==> willow <==
## lc4_core
module lc4_core
   (input  wire        clk,
    input  wire        rst,
    output wire [15:0] o_cur_pc,
    input  wire [15:0] i_cur_insn,
    output wire [15:0] o_dmem_addr,
    input  wire [15:0] i_cur_dmem_data,
    output wire        o_dmem_we,
    output wire [15:0] o_dmem_towrite,
    output wire [1:0]  test_stall,
    output wire [15:0] test_cur_pc,
    output wire [15:0] test_cur_insn,
    output wire        test_regfile_we,
    output wire [2:0]  test_regfile_wsel,
    output wire [15:0] test_regfile_data,
    output wire        test_nzp_we,
    output wire [2:0]  test_nzp_new_bits,
    output wire        test_dmem_we,
    output wire [15:0] test_dmem_addr,
    output wire [15:0] test_dmem_data
    );
Settings: LEC_CHECK=0, ABC_AREA=1, CAP_MARGIN=20, CELL_PAD_IN_SITES_GLOBAL_PLACEMENT=1, CORE_MARGIN=8, CORE_UTILIZATION=27, CTS_CLUSTER_DIAMETER=23, CTS_CLUSTER_SIZE=11, GPL_ROUTABILITY_DRIVEN=1, GPL_TIMING_DRIVEN=1, PLACE_DENSITY_LB_ADDON=0.06, SETUP_SLACK_MARGIN=0.01, SLEW_MARGIN=15, TNS_END_PERCENT=65; clock period 39.7 ns.
run.sh (not shown) runs the stock make flow with config.mk's settings and CLKGATE_MAP_FILE=.
==> yarrow (differences from willow) <==
==> flow/config.mk (replaced) <==
export PLATFORM = sky130hd
export DESIGN_NAME = lc4_core
export DESIGN_NICKNAME = lc4_core
export VERILOG_FILES = /design/flow/design.v
export SDC_FILE = /design/flow/constraint.sdc
export NUM_CORES = 4
export LEC_CHECK = 0
export CAP_MARGIN = 20
export CORE_MARGIN = 2
export CORE_UTILIZATION = 65
export MAX_ROUTING_LAYER = met4
export SLEW_MARGIN = 20
==> flow/constraint.sdc (replaced) <==
create_clock -name core_clock -period 26.9 [get_ports {clk}]
set_input_delay 5.3800 -clock core_clock [delete_from_list [all_inputs] [get_ports {clk}]]
set_output_delay 5.3800 -clock core_clock [all_outputs]
set_load 0.01 [all_outputs]
==> results <==
yarrow did not get past global routing (5_1_grt). willow finished with timing, DRC and antenna clean.
Of willow and yarrow, yarrow has the higher area after synthesis (gap about 7%, measured against yarrow).
Between yarrow and willow, the lower die size is in yarrow (gap about 60%, measured against willow).
Of yarrow and willow, willow has the higher synthesized cell count (gap 2.2%, measured against willow).
==> figures <==
| metric | willow | yarrow |
|---|---|---|
| Run status | no timing/DRC/antenna violations | did not finish |
| Stage where the flow stopped | - | global routing (5_1_grt) |
| Post-Place Cells | 8455 | 8051 |
| Hpwl dp | 152000 µm | 152000 µm |
| Yosys simple share | 22.9% | 23.6% |
| Final RePlAce weighted congestion | 0.910 | 1.22 |
| Row Count | 146 | 97 |
| Number of CTS-inserted buffers | 139 | 45 |
| Height of the die | 413 µm | 270 µm |
| Seq share, synth | 24.2% | 22.4% |
| Yosys top cell area share | 24.2% | 22.4% |
| H-Tree Level Count | 4 | 2 |

---

==> job 9201: inputs <==
Starting RTL as in the previous note.
Settings: LEC_CHECK=0, ABC_AREA=0, CAP_MARGIN=20, CELL_PAD_IN_SITES_GLOBAL_PLACEMENT=0, CORE_ASPECT_RATIO=0.84, CORE_MARGIN=5, CORE_UTILIZATION=16, GPL_ROUTABILITY_DRIVEN=1, MIN_ROUTING_LAYER=met2, PLACE_DENSITY_LB_ADDON=0.04, SETUP_SLACK_MARGIN=5.0, SLEW_MARGIN=20; clock period 58.7 ns.
==> job 1558: changes against job 9201 <==
==> flow/config.mk (replaced) <==
export PLATFORM = sky130hd
export DESIGN_NAME = lc4_core
export DESIGN_NICKNAME = lc4_core
export VERILOG_FILES = /design/flow/design.v
export SDC_FILE = /design/flow/constraint.sdc
export NUM_CORES = 4
export LEC_CHECK = 0
export CAP_MARGIN = 0
export CORE_MARGIN = 2
export CORE_UTILIZATION = 66
export MAX_ROUTING_LAYER = met4
export SLEW_MARGIN = 20
==> flow/constraint.sdc (replaced) <==
create_clock -name core_clock -period 26.9 [get_ports {clk}]
set_input_delay 5.3800 -clock core_clock [delete_from_list [all_inputs] [get_ports {clk}]]
set_output_delay 5.3800 -clock core_clock [all_outputs]
set_load 0.01 [all_outputs]
==> job_summary.md <==
### Metrics collected by this job

| Metric | Value |
|---|---|
| Status | aborted with a tool error |
| Stop stage | global routing (5_1_grt) |
| First error | [ERROR GRT-0232] Routing congestion too high. Check the congestion heatmap in the GUI. |
| Placeable Area | 0.0688 mm² |
| Gates resized, CTS repair | 362 |
| Placer Congestion | 1.20 |
| Die area | 0.0719 mm² |
| FP Util | 66.9% |
| GR met2 Demand/Resource | 93.7% |
| M1 GR Usage | 77.0% |
| Total setup buffers inserted after CTS | 157 |
| GR Overflow Total | 3 |
| Width of the die | 268 µm |
| DP HPWL | 150 mm |
| Placed cell area | 0.0567 mm² |
| Std cell rows | 96 |
| CTS buffer count | 45 |
| GRT Util Overall | 77.5% |
| Gr busiest metal | met2 |
| DIE HEIGHT | 268 µm |
# the run above: job 1558

==> job_summary.md <==
## Implementation flow summary

| Metric | Value |
|---|---|
| Status | no timing/DRC/antenna violations |
| Placed cell area | 0.0529 mm² |
| Gates resized, CTS repair | 0 |
| M1 GR Usage | 0% |
| GR met2 Demand/Resource | 31.0% |
| Cell type with the largest total area | dfxtp_1 |
| Total setup buffers inserted after CTS | 0 |
| Die area | 0.299 mm² |
| Antenna viol nets, final | 0 |
| GRT Util Overall | 29.2% |
| Number of logic gates | 5019 |
| Width of the die | 595 µm |
| DP HPWL | 216 mm |
| FP Util | 16.1% |
| Std cell rows | 180 |
| Mapped cell area | 0.0460 mm² |
| CTS buffer count | 57 |
| Via count | 66500 |
| GR Overflow Total | 0 |
| Placeable Area | 0.286 mm² |
# the run above: job 9201


---

==> run F <==
lc4_core again, from the RTL that the note above started with.
==> flow/config.mk <==
export PLATFORM = sky130hd
export DESIGN_NAME = lc4_core
export DESIGN_NICKNAME = lc4_core
export VERILOG_FILES = /design/flow/design.v
export SDC_FILE = /design/flow/constraint.sdc
export NUM_CORES = 4
export LEC_CHECK = 0
export ABC_AREA = 1
export CAP_MARGIN = 20
export CORE_ASPECT_RATIO = 0.5
export CORE_MARGIN = 2
export CORE_UTILIZATION = 72
export CTS_CLUSTER_DIAMETER = 375
export CTS_CLUSTER_SIZE = 97
export PLACE_DENSITY = 0.37
export SETUP_SLACK_MARGIN = 4.5
export SLEW_MARGIN = 20
export TNS_END_PERCENT = 5
==> flow/constraint.sdc <==
create_clock -name core_clock -period 21.6 [get_ports {clk}]
set_input_delay 4.3200 -clock core_clock [delete_from_list [all_inputs] [get_ports {clk}]]
set_output_delay 4.3200 -clock core_clock [all_outputs]
set_load 0.01 [all_outputs]
==> run D (differences from run F) <==
- CORE_ASPECT_RATIO: 0.5 -> default
- SETUP_SLACK_MARGIN: 4.5 -> default
- TNS_END_PERCENT: 5 -> default
==> summary of the runs <==
Synthesized area is the same in run F and run D.
Die area is about the same in run D and run F.
Synthesized cell count is the same in run D and run F.
Run D failed in 5_1_grt with GRT-0116. Run F died in 5_1_grt on GRT-0232.

---

==> v37: inputs <==
lc4_core again, from the RTL that the note above started with.
clock: 24.8 ns
lec_check: 0
abc_area: 1
cap_margin: 20
core_margin: 2
core_utilization: 72
cts_cluster_diameter: 196
cts_cluster_size: 98
place_density: 0.4
setup_slack_margin: 4.03
slew_margin: 20
tns_end_percent: 10
==> inputs of v11, as changes to v37 <==
ABC_AREA = default   (was 1)
CORE_UTILIZATION = 58   (was 72)
CTS_CLUSTER_DIAMETER = default   (was 196)
CTS_CLUSTER_SIZE = default   (was 98)
PLACE_DENSITY = default   (was 0.4)
SETUP_SLACK_MARGIN = 5.0   (was 4.03)
TNS_END_PERCENT = default   (was 10)
==> flow/constraint.sdc (replaced) <==
create_clock -name core_clock -period 31.8 [get_ports {clk}]
set_input_delay 6.3600 -clock core_clock [delete_from_list [all_inputs] [get_ports {clk}]]
set_output_delay 6.3600 -clock core_clock [all_outputs]
set_load 0.01 [all_outputs]
==> inputs of v4, as changes to v37 <==
ABC_AREA = default   (was 1)
CORE_UTILIZATION = 15   (was 72)
CTS_CLUSTER_DIAMETER = default   (was 196)
CTS_CLUSTER_SIZE = default   (was 98)
PLACE_DENSITY = default   (was 0.4)
SETUP_SLACK_MARGIN = default   (was 4.03)
TNS_END_PERCENT = default   (was 10)
==> flow/constraint.sdc (replaced) <==
create_clock -name core_clock -period 39.0 [get_ports {clk}]
set_input_delay 7.8000 -clock core_clock [delete_from_list [all_inputs] [get_ports {clk}]]
set_output_delay 7.8000 -clock core_clock [all_outputs]
set_load 0.01 [all_outputs]
==> comparison <==
- v37 failed in global routing (5_1_grt). v11 reached the layout checks and failed them: setup timing. v4 went through all stages and came out clean.
- Of v11 and v4, v11 has the higher critical path depth (gap 8).
- In v4 the wire length is lower than in v11, by 9.0%.
- Of v4 and v11, v4 has the higher clock-buffer cell count (gap 8).
- Between v37 and v4, the lower synthesized cell count is in v4 (gap about 2.3%, measured against v4).
- Setup slack: v11 is worse than v4 (4500 ps).
==> figures <==
|  | v37 | v11 | v4 |
|---|---|---|---|
| Setup crit start | - | proc.is_load_reg_W.state$_SDFF_PP0_ | proc.wsel_reg_W.state[1]$_SDFF_PP0_ |
| Number of iterations in the first detailed-routing pass | - | 11 | 6 |
| Result of the run | did not finish | complete, but fails checks | finished clean |
| Stage where the flow stopped | global routing (5_1_grt) | - | - |
| Layout check failures | - | setup timing | - |
| Num CTS Buffers | 9 | 49 | 53 |
| Count of final setup violators | - | 38 | 0 |
| Classification of the worst-slack hold path | - | reg2reg | reg2reg |
| Number of cell instances after yosys synthesis | 6351 | 6209 | 6209 |
| Chip area estimate from yosys synthesis | 42600 µm² | 46000 µm² | 46000 µm² |
| Number of buffers inserted by post-CTS setup repair | 182 | 203 | 0 |
| Worst hold endpoint | - | proc.regfile_we_reg_M.state$_SDFF_PP0_ | proc.pc_plus_one_reg_W.state[2]$_SDFF_PP0_ |

---

==> wip/raven <==
lc4_core again, from the RTL that the note above started with.
Settings: LEC_CHECK=0, ABC_AREA=1, CAP_MARGIN=20, CELL_PAD_IN_SITES_DETAIL_PLACEMENT=1, CELL_PAD_IN_SITES_GLOBAL_PLACEMENT=3, CORE_MARGIN=8, CORE_UTILIZATION=45, CTS_CLUSTER_DIAMETER=57, GPL_ROUTABILITY_DRIVEN=0, GPL_TIMING_DRIVEN=0, MAX_ROUTING_LAYER=met4, MIN_ROUTING_LAYER=met2, SETUP_SLACK_MARGIN=5.0, SLEW_MARGIN=20, TNS_END_PERCENT=90; clock period 57.2 ns.
==> wip/cedar: changes against wip/raven <==
Settings changed: ABC_AREA 1 to unset, CELL_PAD_IN_SITES_DETAIL_PLACEMENT 1 to unset, CORE_MARGIN 8 to 4, CORE_UTILIZATION 45 to 72, CTS_CLUSTER_DIAMETER 57 to unset, GPL_ROUTABILITY_DRIVEN 0 to unset, MAX_ROUTING_LAYER met4 to unset, MIN_ROUTING_LAYER met2 to unset, SETUP_SLACK_MARGIN 5.0 to 0.46, TNS_END_PERCENT 90 to 20.
==> impl_metrics.env <==
# yosys + openroad results
export IMPL_stop_stage="global placement without I/O (3_1_place_gp_skip_io)"
export IMPL_ys_chip_area_um2=42620
export IMPL_run_stop_error="[ERROR GPL-0301] Utilization 108.183 % exceeds 100%."
export IMPL_mappedNetlistArea_um2=42620
export IMPL_synthSimpleGateAreaFrac_pct=22.89
export IMPL_avgSynthCellArea_um2=6.710
export IMPL_row_count=113
export IMPL_status="stopped before the end"
Source of the figures above: wip/raven

==> impl_metrics.env <==
# yosys + openroad results
export IMPL_status="stopped before the end"
export IMPL_stop_stage="global placement without I/O (3_1_place_gp_skip_io)"
export IMPL_run_stop_error="[ERROR GPL-0301] Utilization 163.845 % exceeds 100%."
export IMPL_mappedNetlistArea_um2=46030
Source of the figures above: wip/cedar


---

==> branch pepper: inputs <==
lc4_core again, from the RTL that the note above started with.
Settings: LEC_CHECK=0, ABC_AREA=1, CAP_MARGIN=20, CORE_MARGIN=2, CORE_UTILIZATION=68, CTS_CLUSTER_SIZE=42, GPL_ROUTABILITY_DRIVEN=1, GPL_TIMING_DRIVEN=1, MAX_ROUTING_LAYER=met4, PLACE_DENSITY=0.6, SLEW_MARGIN=20, TNS_END_PERCENT=5; clock period 31.4 ns.
==> branch ember (differences from branch pepper) <==
==> flow/config.mk (replaced) <==
export PLATFORM = sky130hd
export DESIGN_NAME = lc4_core
export DESIGN_NICKNAME = lc4_core
export VERILOG_FILES = /design/flow/design.v
export SDC_FILE = /design/flow/constraint.sdc
export NUM_CORES = 4
export LEC_CHECK = 0
export CAP_MARGIN = 20
export CORE_MARGIN = 2
export CORE_UTILIZATION = 58
export SETUP_SLACK_MARGIN = 4.94
export SLEW_MARGIN = 20
==> flow/constraint.sdc (replaced) <==
create_clock -name core_clock -period 31.9 [get_ports {clk}]
set_input_delay 6.3800 -clock core_clock [delete_from_list [all_inputs] [get_ports {clk}]]
set_output_delay 6.3800 -clock core_clock [all_outputs]
set_load 0.01 [all_outputs]
==> branch willow (differences from branch pepper) <==
--- a/flow/config.mk
+++ b/flow/config.mk
@@ -9,10 +9,8 @@
 export CAP_MARGIN = 20
 export CORE_MARGIN = 2
-export CORE_UTILIZATION = 68
-export CTS_CLUSTER_SIZE = 42
-export GPL_ROUTABILITY_DRIVEN = 1
-export GPL_TIMING_DRIVEN = 1
+export CORE_UTILIZATION = 65
+export CTS_CLUSTER_DIAMETER = 262
+export HOLD_SLACK_MARGIN = -0.07
 export MAX_ROUTING_LAYER = met4
-export PLACE_DENSITY = 0.6
 export SLEW_MARGIN = 20
 export TNS_END_PERCENT = 5
==> flow/constraint.sdc (replaced) <==
create_clock -name core_clock -period 31.0 [get_ports {clk}]
set_input_delay 6.2000 -clock core_clock [delete_from_list [all_inputs] [get_ports {clk}]]
set_output_delay 6.2000 -clock core_clock [all_outputs]
set_load 0.01 [all_outputs]
==> branch quartz (differences from branch pepper) <==
==> flow/config.mk (replaced) <==
export PLATFORM = sky130hd
export DESIGN_NAME = lc4_core
export DESIGN_NICKNAME = lc4_core
export VERILOG_FILES = /design/flow/design.v
export SDC_FILE = /design/flow/constraint.sdc
export NUM_CORES = 4
export LEC_CHECK = 0
export CAP_MARGIN = 20
export CORE_MARGIN = 2
export CORE_UTILIZATION = 57
export CTS_CLUSTER_SIZE = 98
export GPL_ROUTABILITY_DRIVEN = 1
export GPL_TIMING_DRIVEN = 1
export PLACE_DENSITY = 0.54
export SETUP_SLACK_MARGIN = 5.0
export SLEW_MARGIN = 20
==> flow/constraint.sdc (replaced) <==
create_clock -name core_clock -period 56.4 [get_ports {clk}]
set_input_delay 11.2800 -clock core_clock [delete_from_list [all_inputs] [get_ports {clk}]]
set_output_delay 11.2800 -clock core_clock [all_outputs]
set_load 0.01 [all_outputs]
==> summary of the runs <==
Branch willow finished with setup timing left. Branch quartz finished clean. Branch pepper never finished: it broke off in 5_1_grt on GRT-0232. Branch ember completed, yet does not pass: setup timing.
Against branch ember, the final area of branch willow is lower by about 16%.
Final cell count, lowest first: branch quartz, branch willow, branch ember.
The highest worst setup slack belongs to branch quartz, the lowest to branch ember.
Worst hold slack, lowest first: branch willow, branch ember, branch quartz.
Routed wire length, highest first: branch ember, branch quartz, branch willow.
Via count: branch ember > branch willow > branch quartz.
Sequential share of layout area, highest first: branch quartz, branch willow, branch ember.
Synthesized area is the same in branch willow and branch pepper.
Clock-buffer cell count, highest first: branch quartz, branch ember, branch willow.
Synthesized cell count is the same in branch quartz and branch ember.

---

==> inputs of build 34 <==
lc4_core again, from the RTL that the note above started with.
Settings: LEC_CHECK=0, ABC_AREA=1, CAP_MARGIN=20, CELL_PAD_IN_SITES_GLOBAL_PLACEMENT=1, CORE_MARGIN=2, CORE_UTILIZATION=27, CTS_CLUSTER_DIAMETER=23, CTS_CLUSTER_SIZE=11, GPL_ROUTABILITY_DRIVEN=0, GPL_TIMING_DRIVEN=1, PLACE_DENSITY_LB_ADDON=0.06, SLEW_MARGIN=20; clock period 56.4 ns.
==> build 3 (differences from build 34) <==
- ABC_AREA: 1 -> unset
- CELL_PAD_IN_SITES_GLOBAL_PLACEMENT: 1 -> unset
- CORE_UTILIZATION: 27 -> 68
- CTS_CLUSTER_DIAMETER: 23 -> unset
- CTS_CLUSTER_SIZE: 11 -> 34
- GPL_ROUTABILITY_DRIVEN: 0 -> unset
- GPL_TIMING_DRIVEN: 1 -> unset
- PLACE_DENSITY_LB_ADDON: 0.06 -> unset
- SETUP_SLACK_MARGIN: unset -> 4.94
==> flow/constraint.sdc (replaced) <==
create_clock -name core_clock -period 36.5 [get_ports {clk}]
set_input_delay 7.3000 -clock core_clock [delete_from_list [all_inputs] [get_ports {clk}]]
set_output_delay 7.3000 -clock core_clock [all_outputs]
set_load 0.01 [all_outputs]
==> comparison table <==
metric                                                       build 34                   build 3
Placement-stage cell area                                  0.0467 mm2                0.0495 mm2
Sequential fraction of the synthesis area                       24.2%                     22.4%
Result of the run                                      finished clean            did not finish
Last stage reached                                                  -  global routing (5_1_grt)
Xor/xnor cell area share of the yosys netlist                   3.51%                     4.48%
Die boundary height                                            401 um                    264 um
Core box area                                               0.157 mm2                0.0670 mm2
Clock buffers created by TritonCTS                                138                        46
Die extent in x                                                401 um                    264 um
Fraction of the mapped netlist area in compound gates           21.4%                     25.1%
Adder-Cell Fraction of Synth Area                               16.4%                     15.2%
Cell area after synthesis                                  0.0426 mm2                0.0460 mm2
Share of the synthesized area in the top cell type              24.2%                     22.4%
Fraction of synthesized area in multiplexers                   0.117%                     3.20%
